==> run a: inputs <==
==> flow/design.v (excerpt) <==
module div_unit
(
    input  logic        clk,
    input  logic        rst,
    input  logic        issue,           
    input  logic [2:0]  funct3,          
    input  logic [6:0]  opcode,
    input  logic [4:0]  rd,
    input  logic [5:0]  pd,
    input  logic [2:0]  rob_idx,
    input  logic [31:0] pc,
    input  logic [31:0] ps1_value,
    input  logic [31:0] ps2_value,
    output logic        ready,           
    input  logic        cdb_dequeue,     
    output logic        res_valid,
    output logic [4:0]  res_rd,
    output logic [5:0]  res_pd,
    output logic [2:0]  res_rob_idx,
    output logic [31:0] res_value,
    output logic [31:0] res_rs1_value,
    output logic [31:0] res_rs2_value,
    output logic [31:0] res_pc,
    output logic [31:0] res_pc_next,
    output logic [6:0]  res_opcode
);
clock: 5.5 ns
lec_check: 0
cap_margin: 20
cell_pad_in_sites_detail_placement: 1
cell_pad_in_sites_global_placement: 2
core_margin: 10
core_utilization: 40
cts_cluster_diameter: 110
hold_slack_margin: 0.11
max_routing_layer: met4
place_density_lb_addon: 0.19
setup_slack_margin: 0.23
slew_margin: 20
run.sh (not shown) runs the stock make flow with config.mk's settings and CLKGATE_MAP_FILE=.
==> run b (differences from run a) <==
CELL_PAD_IN_SITES_DETAIL_PLACEMENT = unset   (was 1)
CELL_PAD_IN_SITES_GLOBAL_PLACEMENT = unset   (was 2)
CORE_MARGIN = 2   (was 10)
CORE_UTILIZATION = 70   (was 40)
CTS_CLUSTER_DIAMETER = 198   (was 110)
CTS_CLUSTER_SIZE = 34   (was unset)
HOLD_SLACK_MARGIN = -0.09   (was 0.11)
PLACE_DENSITY = 0.6   (was unset)
PLACE_DENSITY_LB_ADDON = unset   (was 0.19)
SETUP_SLACK_MARGIN = 0.91   (was 0.23)
==> flow/constraint.sdc (replaced) <==
create_clock -name core_clock -period 3.46 [get_ports {clk}]
set_input_delay 0.6920 -clock core_clock [delete_from_list [all_inputs] [get_ports {clk}]]
set_output_delay 0.6920 -clock core_clock [all_outputs]
set_load 0.01 [all_outputs]
==> comparison table <==
                                                                  run a                     run b
Status                                          complete, no violations            did not finish
Last stage reached                                                    -  global routing (5_1_grt)
Die outline area                                             50800 um^2                25400 um^2
Placed instance count                                              2395                      2304
Row Count                                                            75                        56
Number of setup buffers added after CTS                               1                        82
Deepest level of the CTS H-tree                                       2                         1
Y dimension of the die                                           225 um                    159 um
Number of cells upsized or downsized after cts                        9                       522
Post-placement worst setup slack                               0.438 ns                 -0.989 ns
Post-synth design cell area                                  16900 um^2                16900 um^2
Routability cong.                                                 0.883                      1.11
Initial core utilization                                          40.3%                     71.7%
DP HPWL                                                        44600 um                  41000 um
Number of cells produced by synthesis                              1726                      1726
Inserted Clock Buffers                                               34                        11
Horizontal die size                                              225 um                    159 um
Floorplan core area                                          41900 um^2                23500 um^2
Ys cells                                                           1726                      1726
Area after detailed placement                                19600 um^2                20600 um^2

---

==> 04-21 <==
Starting RTL as in the previous note.
Settings: LEC_CHECK=0, ABC_AREA=1, CAP_MARGIN=0, CELL_PAD_IN_SITES_DETAIL_PLACEMENT=2, CORE_MARGIN=2, CORE_UTILIZATION=62, CTS_CLUSTER_DIAMETER=290, CTS_CLUSTER_SIZE=98, GPL_ROUTABILITY_DRIVEN=0, GPL_TIMING_DRIVEN=0, MAX_ROUTING_LAYER=met4, MIN_ROUTING_LAYER=met2, PLACE_DENSITY=0.68, SLEW_MARGIN=20, TNS_END_PERCENT=40; clock period 3.93 ns.
==> 10-24: changes against 04-21 <==
ABC_AREA = not set   (was 1)
CAP_MARGIN = 20   (was 0)
CELL_PAD_IN_SITES_DETAIL_PLACEMENT = not set   (was 2)
CORE_UTILIZATION = 72   (was 62)
CTS_CLUSTER_DIAMETER = not set   (was 290)
CTS_CLUSTER_SIZE = not set   (was 98)
GPL_ROUTABILITY_DRIVEN = not set   (was 0)
GPL_TIMING_DRIVEN = not set   (was 0)
MAX_ROUTING_LAYER = not set   (was met4)
MIN_ROUTING_LAYER = not set   (was met2)
PLACE_DENSITY = not set   (was 0.68)
SETUP_SLACK_MARGIN = -0.36   (was not set)
TNS_END_PERCENT = not set   (was 40)
==> flow/constraint.sdc (replaced) <==
create_clock -name core_clock -period 3.7 [get_ports {clk}]
set_input_delay 0.7400 -clock core_clock [delete_from_list [all_inputs] [get_ports {clk}]]
set_output_delay 0.7400 -clock core_clock [all_outputs]
set_load 0.01 [all_outputs]
==> results_tabular.tex <==
% Implementation results table
\begin{tabular}{lr}
\hline
Metric & Value \\
\hline
\multicolumn{2}{l}{\textbf{Status}} \\
\quad Status & stopped before the end \\
\quad Last step reached & 3\_5\_place\_dp \\
\quad First error & [ERROR DPL-0033] detailed placement checks failed during check placement. \\
\multicolumn{2}{l}{\textbf{Synth}} \\
\quad Ys cells & 2,549 \\
\quad Mean post-synth cell area & 7.41 um2 \\
\multicolumn{2}{l}{\textbf{Die}} \\
\quad Chip area & 0.0319 mm2 \\
\quad Height of the die & 179 um \\
\hline
\end{tabular}
That was 04-21.
==> results_tabular.tex <==
% Table of physical implementation metrics
\begin{tabular}{lr}
\hline
Metric & Value \\
\hline
\multicolumn{2}{l}{\textbf{Synth}} \\
\quad Mean post-synth cell area & 9.78 um2 \\
\multicolumn{2}{l}{\textbf{Timing}} \\
\quad Minimum setup slack in the final design & -1160 ps \\
\quad Number of setup violations in the final report & 80 \\
\multicolumn{2}{l}{\textbf{Status}} \\
\quad Status & complete, but fails checks \\
\quad Fail Reasons & setup timing \\
\hline
\end{tabular}
That was 10-24.

---

==> run H <==
Starting RTL as in the previous note.
clock: 3.93 ns
lec_check: 0
abc_area: 1
cap_margin: 25
cell_pad_in_sites_detail_placement: 2
core_margin: 2
core_utilization: 62
cts_cluster_diameter: 290
cts_cluster_size: 98
gpl_routability_driven: 0
gpl_timing_driven: 0
max_routing_layer: met4
min_routing_layer: met2
place_density: 0.8
slew_margin: 20
tns_end_percent: 55
==> run D (differences from run H) <==
- ABC_AREA: 1 -> unset
- CAP_MARGIN: 25 -> 20
- CELL_PAD_IN_SITES_DETAIL_PLACEMENT: 2 -> 0
- CELL_PAD_IN_SITES_GLOBAL_PLACEMENT: unset -> 1
- CORE_MARGIN: 2 -> 7
- CORE_UTILIZATION: 62 -> 40
- CTS_CLUSTER_DIAMETER: 290 -> 392
- CTS_CLUSTER_SIZE: 98 -> unset
- GPL_ROUTABILITY_DRIVEN: 0 -> unset
- GPL_TIMING_DRIVEN: 0 -> unset
- HOLD_SLACK_MARGIN: unset -> 0.11
- PLACE_DENSITY: 0.8 -> unset
- PLACE_DENSITY_LB_ADDON: unset -> 0.19
- SETUP_SLACK_MARGIN: unset -> 0.23
- TNS_END_PERCENT: 55 -> unset
==> flow/constraint.sdc (replaced) <==
create_clock -name core_clock -period 5.5 [get_ports {clk}]
set_input_delay 1.1000 -clock core_clock [delete_from_list [all_inputs] [get_ports {clk}]]
set_output_delay 1.1000 -clock core_clock [all_outputs]
set_load 0.01 [all_outputs]
==> comparison table <==
item	run H	run D
Chip area	31,900 µm²	48,200 µm²
Cell accounting for the most synthesized area	edfxtp_1	edfxtp_1
Count of input and output buffers	304	305
Die extent in x	179 µm	219 µm
Post-Synth AOI/OAI Area	8.29%	13.3%
Synth warn	3	3
Yosys cell types	49	69
Area fraction in xor and xnor cells	4.50%	8.66%
Top-area cell type share of the netlist area	40.2%	45.0%
Fp util	63.4%	40.4%
Synth Cell Area	18,900 µm²	16,900 µm²
Area reported by Yosys stat	18,900 µm²	16,900 µm²
Synthesized netlist cell count	2,549	1,726
MUX share of area	0%	0.949%
Synthesized Nets	2,715	1,892
Simple logic cell fraction of the synthesized area	28.6%	19.3%
Outcome	stopped before the end	complete, no violations
Stage where the flow stopped	3_5_place_dp	-
Post-synthesis cell count from yosys	2,549	1,726
Number of I/O pins	307	307
Die Y-Extent	179 µm	219 µm
Mapped Avg Cell Area	7.41 µm²	9.78 µm²
Synth top cell by count	nand2_1	edfxtp_1
Synthesized-area fraction occupied by adder cells	2.82%	3.16%
Core area	29,800 µm²	41,800 µm²
Fraction of the yosys area taken by sequential cells	41.2%	46.1%
Row Count	63	75

---

==> yarrow <==
Starting RTL as in the previous note.
==> flow/config.mk <==
export PLATFORM = sky130hd
export DESIGN_NAME = div_unit
export DESIGN_NICKNAME = div_unit
export VERILOG_FILES = /design/flow/design.v
export SDC_FILE = /design/flow/constraint.sdc
export NUM_CORES = 4
export LEC_CHECK = 0
export CAP_MARGIN = 40
export CORE_MARGIN = 2
export CORE_UTILIZATION = 70
export CTS_CLUSTER_DIAMETER = 43
export CTS_CLUSTER_SIZE = 31
export GPL_TIMING_DRIVEN = 1
export PLACE_DENSITY_LB_ADDON = 0.28
export SETUP_SLACK_MARGIN = -0.02
export SLEW_MARGIN = 20
export TNS_END_PERCENT = 55
==> flow/constraint.sdc <==
create_clock -name core_clock -period 4.2 [get_ports {clk}]
set_input_delay 0.8400 -clock core_clock [delete_from_list [all_inputs] [get_ports {clk}]]
set_output_delay 0.8400 -clock core_clock [all_outputs]
set_load 0.01 [all_outputs]
==> inputs of fjord, as changes to yarrow <==
CAP_MARGIN = 20   (was 40)
CORE_UTILIZATION = 40   (was 70)
CTS_CLUSTER_DIAMETER = not set   (was 43)
CTS_CLUSTER_SIZE = not set   (was 31)
GPL_TIMING_DRIVEN = not set   (was 1)
PLACE_DENSITY = 0.6   (was not set)
PLACE_DENSITY_LB_ADDON = not set   (was 0.28)
SETUP_SLACK_MARGIN = not set   (was -0.02)
TNS_END_PERCENT = not set   (was 55)
==> flow/constraint.sdc (replaced) <==
create_clock -name core_clock -period 5.5 [get_ports {clk}]
set_input_delay 1.1000 -clock core_clock [delete_from_list [all_inputs] [get_ports {clk}]]
set_output_delay 1.1000 -clock core_clock [all_outputs]
set_load 0.01 [all_outputs]
==> inputs of pepper, as changes to yarrow <==
CAP_MARGIN = 5   (was 40)
SETUP_SLACK_MARGIN = 0.53   (was -0.02)
==> flow/constraint.sdc (replaced) <==
create_clock -name core_clock -period 4.12 [get_ports {clk}]
set_input_delay 0.8240 -clock core_clock [delete_from_list [all_inputs] [get_ports {clk}]]
set_output_delay 0.8240 -clock core_clock [all_outputs]
set_load 0.01 [all_outputs]
==> results <==
In yarrow the cell area is larger than in fjord, by 3.7%.
Of yarrow and fjord, fjord has the higher sequential share of layout area (gap 1.4 points).
Between fjord and yarrow, the lower first-iteration DRC count is in fjord (gap about 64%, measured against yarrow).
Of yarrow and fjord, yarrow has the higher worst hold slack (gap 0.0097 ns).
Against fjord, the power of yarrow is higher by 41%.
fjord went through all stages and came out clean. pepper did not get past global routing with ODB-0269. yarrow reached the layout checks and failed them: negative setup slack.

---

==> 05-03 <==
Starting RTL as in the previous note.
Settings: LEC_CHECK=0, ABC_AREA=1, CAP_MARGIN=40, CORE_MARGIN=2, CORE_UTILIZATION=63, CTS_CLUSTER_SIZE=90, GPL_TIMING_DRIVEN=1, PLACE_DENSITY=0.8, SETUP_SLACK_MARGIN=-0.02, SLEW_MARGIN=20, TNS_END_PERCENT=55; clock period 4.88 ns.
==> 12-19 (differences from 05-03) <==
==> flow/config.mk (replaced) <==
export PLATFORM = sky130hd
export DESIGN_NAME = div_unit
export DESIGN_NICKNAME = div_unit
export VERILOG_FILES = /design/flow/design.v
export SDC_FILE = /design/flow/constraint.sdc
export NUM_CORES = 4
export LEC_CHECK = 0
export ABC_AREA = 0
export CAP_MARGIN = 20
export CORE_MARGIN = 2
export CORE_UTILIZATION = 70
export CTS_CLUSTER_DIAMETER = 201
export CTS_CLUSTER_SIZE = 36
export HOLD_SLACK_MARGIN = -0.08
export SETUP_SLACK_MARGIN = 0.94
export SLEW_MARGIN = 20
==> flow/constraint.sdc (replaced) <==
create_clock -name core_clock -period 3.23 [get_ports {clk}]
set_input_delay 0.6460 -clock core_clock [delete_from_list [all_inputs] [get_ports {clk}]]
set_output_delay 0.6460 -clock core_clock [all_outputs]
set_load 0.01 [all_outputs]
==> comparison <==
- 12-19 aborted during global routing (5_1_grt) with GRT-0116. 05-03 completed without violations.
- Of 12-19 and 05-03, 05-03 has the higher area after synthesis (gap 11%, measured against 05-03).
- In 05-03 the synthesized cell count is larger than in 12-19, by 48%.
- Of 05-03 and 12-19, 05-03 has the higher die size (gap 24%, measured against 12-19).

---

==> run R <==
Starting RTL as in the previous note.
Settings: LEC_CHECK=0, ABC_AREA=0, CAP_MARGIN=20, CORE_ASPECT_RATIO=0.5, CORE_MARGIN=2, CORE_UTILIZATION=72, CTS_CLUSTER_DIAMETER=374, CTS_CLUSTER_SIZE=95, PLACE_DENSITY=0.44, SLEW_MARGIN=20, TNS_END_PERCENT=10; clock period 2.99 ns.
==> inputs of run F, as changes to run R <==
Settings changed: ABC_AREA 0 to 1, CTS_CLUSTER_DIAMETER 374 to 364, PLACE_DENSITY 0.44 to 0.36, SETUP_SLACK_MARGIN from default to 0.37.
==> flow/constraint.sdc (replaced) <==
create_clock -name core_clock -period 2.56 [get_ports {clk}]
set_input_delay 0.5120 -clock core_clock [delete_from_list [all_inputs] [get_ports {clk}]]
set_output_delay 0.5120 -clock core_clock [all_outputs]
set_load 0.01 [all_outputs]
==> results.txt <==
Implementation results. The first error in the log reads "[ERROR DPL-0033] detailed placement checks failed during check placement". The flow stopped in clock tree synthesis. Adder and majority cell fraction of the synthesized area landed at 0.02822. After synthesis, the netlist uses 49 different library cells.

Placer's final routability congestion estimate landed at 1.075. The run stopped with a tool error. Synthesized instance count landed at 2549. Average instance area after synthesis landed at 7.409 um2.

Compound-cell area share of the yosys netlist landed at 0.08295. Count of instantiated cells in the yosys netlist landed at 2549. The area fraction of the largest cell type after synthesis is 0.4023.
-- figures above: run F

==> results.txt <==
Implementation results. The run stopped with a tool error. According to the logs, the last stage reached was global routing. The tool reported: "[ERROR GRT-0232] Routing congestion too high. Check the congestion heatmap in the GUI". Per the Yosys statistics, synthesis produced 1726 cells.

A synthesized cell averages 9.781 um2. Counting every instance in the synthesized netlist gives 1726. Compound-cell area share of the yosys netlist landed at 0.1331. Routability-driven placement finished with a final weighted congestion of 1.053. In this run, distinct cell masters in the synthesized netlist total 69.
-- figures above: run R


---

==> inputs of exp/garnet <==
Starting RTL as in the previous note.
// div_unit
module div_unit
(
    input  logic        clk,
    input  logic        rst,
    input  logic        issue,           
    input  logic [2:0]  funct3,          
    input  logic [6:0]  opcode,
    input  logic [4:0]  rd,
    input  logic [5:0]  pd,
    input  logic [2:0]  rob_idx,
    input  logic [31:0] pc,
    input  logic [31:0] ps1_value,
    input  logic [31:0] ps2_value,
    output logic        ready,           
    input  logic        cdb_dequeue,     
    output logic        res_valid,
    output logic [4:0]  res_rd,
    output logic [5:0]  res_pd,
    output logic [2:0]  res_rob_idx,
    output logic [31:0] res_value,
    output logic [31:0] res_rs1_value,
    output logic [31:0] res_rs2_value,
    output logic [31:0] res_pc,
    output logic [31:0] res_pc_next,
    output logic [6:0]  res_opcode
);
rv32i_types::rs_to_div_t rs;
rv32i_types::cdb_entry_t res;
always_comb begin
    rs               = '0;
    rs.valid         = issue;
    rs.funct3        = funct3;
    rs.opcode        = opcode;
    rs.rd            = rd;
    rs.pd            = pd;
    rs.rob_entry_idx = rob_idx;
    rs.pc            = pc;
end
divider_exec div (
    .rs_to_div                  (rs),
    .ps1_value                  (ps1_value),
    .ps2_value                  (ps2_value),
    .clk                        (clk),
    .rst                        (rst),
    .cdb_arb_dequeue            (cdb_dequeue),
    .res_station_select_from_RS (issue),
    .div_queue_result           (res),
    .div_queue_is_full_to_CDB   (res_valid),
  ...
Settings: LEC_CHECK=0, ABC_AREA=0, CAP_MARGIN=20, CORE_MARGIN=2, CORE_UTILIZATION=70, CTS_CLUSTER_DIAMETER=201, CTS_CLUSTER_SIZE=36, HOLD_SLACK_MARGIN=-0.08, SETUP_SLACK_MARGIN=0.93, SLEW_MARGIN=20; clock period 3.23 ns.
==> exp/indigo (differences from exp/garnet) <==
ABC_AREA = default   (was 0)
CORE_UTILIZATION = 40   (was 70)
CTS_CLUSTER_DIAMETER = default   (was 201)
CTS_CLUSTER_SIZE = default   (was 36)
HOLD_SLACK_MARGIN = default   (was -0.08)
PLACE_DENSITY = 0.6   (was default)
SETUP_SLACK_MARGIN = default   (was 0.93)
==> flow/constraint.sdc (replaced) <==
create_clock -name core_clock -period 5.38 [get_ports {clk}]
set_input_delay 1.0760 -clock core_clock [delete_from_list [all_inputs] [get_ports {clk}]]
set_output_delay 1.0760 -clock core_clock [all_outputs]
set_load 0.01 [all_outputs]
==> exp/delta (differences from exp/garnet) <==
ABC_AREA = 1   (was 0)
CORE_UTILIZATION = 67   (was 70)
CTS_CLUSTER_DIAMETER = default   (was 201)
CTS_CLUSTER_SIZE = 37   (was 36)
HOLD_SLACK_MARGIN = 0.29   (was -0.08)
SETUP_SLACK_MARGIN = 0.05   (was 0.93)
==> flow/constraint.sdc (replaced) <==
create_clock -name core_clock -period 3.32 [get_ports {clk}]
set_input_delay 0.6640 -clock core_clock [delete_from_list [all_inputs] [get_ports {clk}]]
set_output_delay 0.6640 -clock core_clock [all_outputs]
set_load 0.01 [all_outputs]
==> results <==
Clock skew: exp/indigo is lower than exp/delta (0.025 ns). Between exp/indigo and exp/delta, the lower core utilization is in exp/indigo (gap 34 points). exp/garnet never finished: it broke off in global routing (5_1_grt) (DPL-0038). exp/delta finished but failed the layout checks on setup timing. exp/indigo finished with timing, DRC and antenna clean. Against exp/delta, the hold slack of exp/indigo is worse by 0.025 ns. In exp/delta the area after synthesis is higher than in exp/garnet, by about 12%. Between exp/indigo and exp/delta, the lower via count is in exp/indigo (gap 33%, measured against exp/delta). In exp/indigo the cell count is lower than in exp/delta, by about 24%.
==> figures <==
	exp/delta	exp/garnet	exp/indigo
Run status	failed layout checks	did not finish	timing/DRC/antenna clean
Stage where the flow stopped	-	global routing (5_1_grt)	-
Reasons for failing layout checks	setup timing	-	-
Cell with the most instances after synthesis	sky130_fd_sc_hd__nand2_1	sky130_fd_sc_hd__edfxtp_1	sky130_fd_sc_hd__edfxtp_1
Final core occ	84.14%	-	49.83%
Synthesized instance count	2549	1726	1726
Layout multi-input combinational cell count	1698	-	1202
Fraction of area in non-clock buffers	16.70%	-	15.96%
Max IR drop VDD	629.0 uV	-	311.8 uV
Number of ordinary inverters in the final layout	401	-	62
Clk slew on worst S/H paths	0.07 ns	-	0.06 ns
Critical hold path startpoint	div.state[0]	-	div.state[0]
Hold EP	div.state[0]	-	div.state[0]
Number of cells on the worst reg-to-reg path	16	-	14
Met3 Wirelength	10.27 mm	-	2.594 mm
Power attributed to the clock group	3080 uW	-	2270 uW
No activity file was given, so power comes from the tool's default toggle rates.
